== amber ==
## fft_4
module fft_4(
        input               clk,
        input               rst_n,
        input wire signed [ 15:0]                   x0_real, 
        input wire signed [ 15:0]                   x0_imag,
        input wire signed [ 15:0]                   x1_real,
        input wire signed [ 15:0]                   x1_imag,
        input wire signed [ 15:0]                   x2_real,
        input wire signed [ 15:0]                   x2_imag,
        input wire signed [ 15:0]                   x3_real,
        input wire signed [ 15:0]                   x3_imag,
        output reg signed [ 15:0]                   X0_real,
        output reg signed [ 15:0]                   X0_imag,
        output reg signed [ 15:0]                   X1_real,
        output reg signed [ 15:0]                   X1_imag,            
        output reg signed [ 15:0]                   X2_real,
        output reg signed [ 15:0]                   X2_imag,
        output reg signed [ 15:0]                   X3_real,
        output reg signed [ 15:0]                   X3_imag
    );
parameter W4_0_real = 16'h7FFF; 
parameter W4_0_imag = 16'h0000;
parameter W4_1_real = 16'h0000;
parameter W4_1_imag = 16'h8000; 
parameter W4_2_real = 16'h8000; 
parameter W4_2_imag = 16'h0000; 
parameter W4_3_real = 16'h0000;   
parameter W4_3_imag = 16'h7FFF; 
        reg signed [ 15:0]              s0_real;
        reg signed [ 15:0]              s0_imag;
        reg signed [ 15:0]              s1_real;
        reg signed [ 15:0]              s1_imag;
        reg signed [ 15:0]              s2_real;
        reg signed [ 15:0]              s2_imag;
        reg signed [ 15:0]              s3_real;
        reg signed [ 15:0]              s3_imag;
        reg signed [ 15:0]              r0_real;
        reg signed [ 15:0]              r0_imag;
        reg signed [ 15:0]              r1_real;
        reg signed [ 15:0]              r1_imag;
        reg signed [ 15:0]              r2_real;
        reg signed [ 15:0]              r2_imag;
        reg signed [ 15:0]              r3_real;
        reg signed [ 15:0]              r3_imag;       
always @(posedge clk or negedge rst_n) begin
    if(!rst_n)begin
        s0_real     <=      'h0;
  ...
Size: about 2100 cells after synthesis, about 370 flip-flops, roughly 260 I/O pins.
Settings: LEC_CHECK=0, CAP_MARGIN=20, CORE_MARGIN=2, CORE_UTILIZATION=40, SLEW_MARGIN=20; clock period 3.5 ns.
run.sh (not shown) runs the stock make flow with config.mk's settings and CLKGATE_MAP_FILE=.
--- input diff amber..yarrow ---
-- flow/config.mk --
<<< amber, line 9
export CORE_MARGIN = 2
export CORE_UTILIZATION = 40
export SLEW_MARGIN = 20
>>> yarrow, line 9
export CORE_MARGIN = 2
export CORE_UTILIZATION = 72
export CTS_CLUSTER_SIZE = 14
export HOLD_SLACK_MARGIN = 0.29
export PLACE_DENSITY = 0.79
export SLEW_MARGIN = 20
==> flow/constraint.sdc <==
create_clock -name core_clock -period 2.82 [get_ports {clk}]
set_input_delay 0.5640 -clock core_clock [delete_from_list [all_inputs] [get_ports {clk}]]
set_output_delay 0.5640 -clock core_clock [all_outputs]
set_load 0.01 [all_outputs]
[summary]
- yarrow -> stages 100% | layout checks FAIL | setup timing
- yarrow ends up with lower width of the die than amber does.
- Switching share of total power in yarrow is 3.6 points higher than in amber
- Number of tap instances (yarrow vs. amber) decreases by more than a quarter
- Area: yarrow vs amber -> yarrow larger
- The wire length of the first global-routing pass in yarrow sits 23% above the value recorded for amber.
- Critical path endpoint = r0_real[11]: yarrow; critical path endpoint = s0_real[15]: amber

Setup of beta:
Starting RTL as in the previous note.
Settings: LEC_CHECK=0, CAP_MARGIN=20, CORE_MARGIN=2, CORE_UTILIZATION=65, HOLD_SLACK_MARGIN=-0.04, SLEW_MARGIN=20; clock period 1.65 ns.
Tool error DPL-0038 stopped beta during clock tree synthesis (4_1_cts); no final results.
### beta -> epsilon
--- a/flow/config.mk
+++ b/flow/config.mk
@@ -9,4 +9,3 @@
 export CORE_MARGIN = 2
 export CORE_UTILIZATION = 65
-export HOLD_SLACK_MARGIN = -0.04
 export SLEW_MARGIN = 20
==> flow/constraint.sdc <==
create_clock -name core_clock -period 2.82 [get_ports {clk}]
set_input_delay 0.5640 -clock core_clock [delete_from_list [all_inputs] [get_ports {clk}]]
set_output_delay 0.5640 -clock core_clock [all_outputs]
set_load 0.01 [all_outputs]
Notes after the runs:
Share of the core filled by cells before placement across beta and epsilon: no real change.
epsilon went all the way through the flow, and no timing, DRC or antenna check failed.
Yosys stat cell total: epsilon vs beta identical
Area inside the core boundary: epsilon vs beta — no meaningful difference
Delta (epsilon minus beta): quantity of I/O buffers inserted on ports now sits at about the same level; number of cells produced by synthesis did not really move; last weighted congestion value of the routability-driven placer dropped 7.2%; number of ports placed on the die boundary held.
Post-detailed-placement half-perimeter wirelength: lower on epsilon

v14:
fft_4 again, from the RTL that the note above started with.
==> flow/config.mk <==
export PLATFORM = sky130hd
export DESIGN_NAME = fft_4
export DESIGN_NICKNAME = fft_4
export VERILOG_FILES = /design/flow/design.v
export SDC_FILE = /design/flow/constraint.sdc
export NUM_CORES = 4
export LEC_CHECK = 0
export CAP_MARGIN = 5
export CORE_ASPECT_RATIO = 0.56
export CORE_MARGIN = 7
export CORE_UTILIZATION = 40
export CTS_CLUSTER_DIAMETER = 109
export HOLD_SLACK_MARGIN = 0.13
export MIN_ROUTING_LAYER = met2
export SLEW_MARGIN = 20
export TNS_END_PERCENT = 85
==> flow/constraint.sdc <==
create_clock -name core_clock -period 3.5 [get_ports {clk}]
set_input_delay 0.7000 -clock core_clock [delete_from_list [all_inputs] [get_ports {clk}]]
set_output_delay 0.7000 -clock core_clock [all_outputs]
set_load 0.01 [all_outputs]
No stage failed in v14, and the final checks on the layout all came back clean.
Edits applied to the flow inputs when going from v14 to v43:
Settings: putting SETUP_SLACK_MARGIN at 0.43 where nothing was set; putting CTS_CLUSTER_SIZE at 37 where nothing was set; swapping 5 for 20 in CAP_MARGIN; clearing CTS_CLUSTER_DIAMETER, which used to be 109; clearing CORE_ASPECT_RATIO, which used to be 0.56; clearing HOLD_SLACK_MARGIN, which used to be 0.13; swapping 7 for 2 in CORE_MARGIN; clearing TNS_END_PERCENT, which used to be 85; clearing MIN_ROUTING_LAYER, which used to be met2; swapping 40 for 70 in CORE_UTILIZATION; swapping 3.5 for 2.82 in the clock period (ns, I/O delays scaled along).
Findings:
- In the summary table, v43 is marked failed, with error ODB-0269 raised in global routing (5_1_grt).
- From v43 to v14, XOR/XNOR share of the synthesized area did not move at all.
- v43 vs. v14: number of buffers added by the clock tree synthesis step picked up an extra 1; number of cells in the yosys synthesis report neither gained nor lost much.
--- input diff v43..v32 ---
Settings: CTS_CLUSTER_SIZE removed (was 37); SETUP_SLACK_MARGIN changed from 0.43 to 0.85; the clock period (ns, I/O delays scaled along) changed from 2.82 to 3.29.
## What came out
- v43 -> v32: placeable core area delta 0, exact match
- Going from v43 to v32, the count of placed standard cells including taps was found to have gone down by about 4%.
- Per the comparison of v32 with v43, final weighted congestion in routability-driven placement now smaller; number of buffers on the longest clock path comparable.
- As far as XOR/XNOR share of the synthesized area goes, v43 and v32 are indistinguishable; the numbers are identical.
- In summary, v32 completed successfully, with a layout that passed the timing, design-rule and antenna checks.
--- input diff v32..v37 ---
Settings: swapping 70 for 65 in CORE_UTILIZATION; putting CTS_CLUSTER_SIZE at 43 where nothing was set; clearing SETUP_SLACK_MARGIN, which used to be 0.85; swapping 3.29 for 2.11 in the clock period (ns, I/O delays scaled along).
Findings:
Comparing v32 with v37, the count of flip-flops with a built-in enable after synthesis came out essentially unchanged. The lower die area came out of v32. v37: aborted in global routing (5_1_grt) (tool error). Diff v32 -> v37: standard cell area after detailed placement moved up, final RePlAce weighted congestion grew by about 2.7%. Going from v32 to v37, total CTS buffers grew by a few percent. Placeable core region ended up 7.3% higher on v37 than on v32.
Edits applied to the flow inputs when going from v37 to v33:
Settings: putting PLACE_DENSITY at 0.79 where nothing was set; clearing CTS_CLUSTER_SIZE, which used to be 43; swapping 65 for 72 in CORE_UTILIZATION; swapping 2.11 for 2.82 in the clock period (ns, I/O delays scaled along).
Results
- Layout checks on v33: not met. Flow itself completed; violations: setup timing.
- Post-placement cell area ended up about 9% lower on v33 than on v37.
- v33: number of standard-cell rows in the floorplan 4.6% below v37
- v33 against v37; die height is down by a few percent.
- As far as post-synthesis instance area goes, v33 and v37 are indistinguishable; the numbers are identical.
- v33 vs v37: half-perimeter wire length after placement down in v33
- Against v37 as the reference, v33 delivers a lower post-cts hold-fix buffer tally.
- v33: number of placed cells counting well taps 9.4% below v37
- Comparing v37 against v33, there is no change at all in area fraction in mux cells.
No activity file was given, so power comes from the tool's default toggle rates.
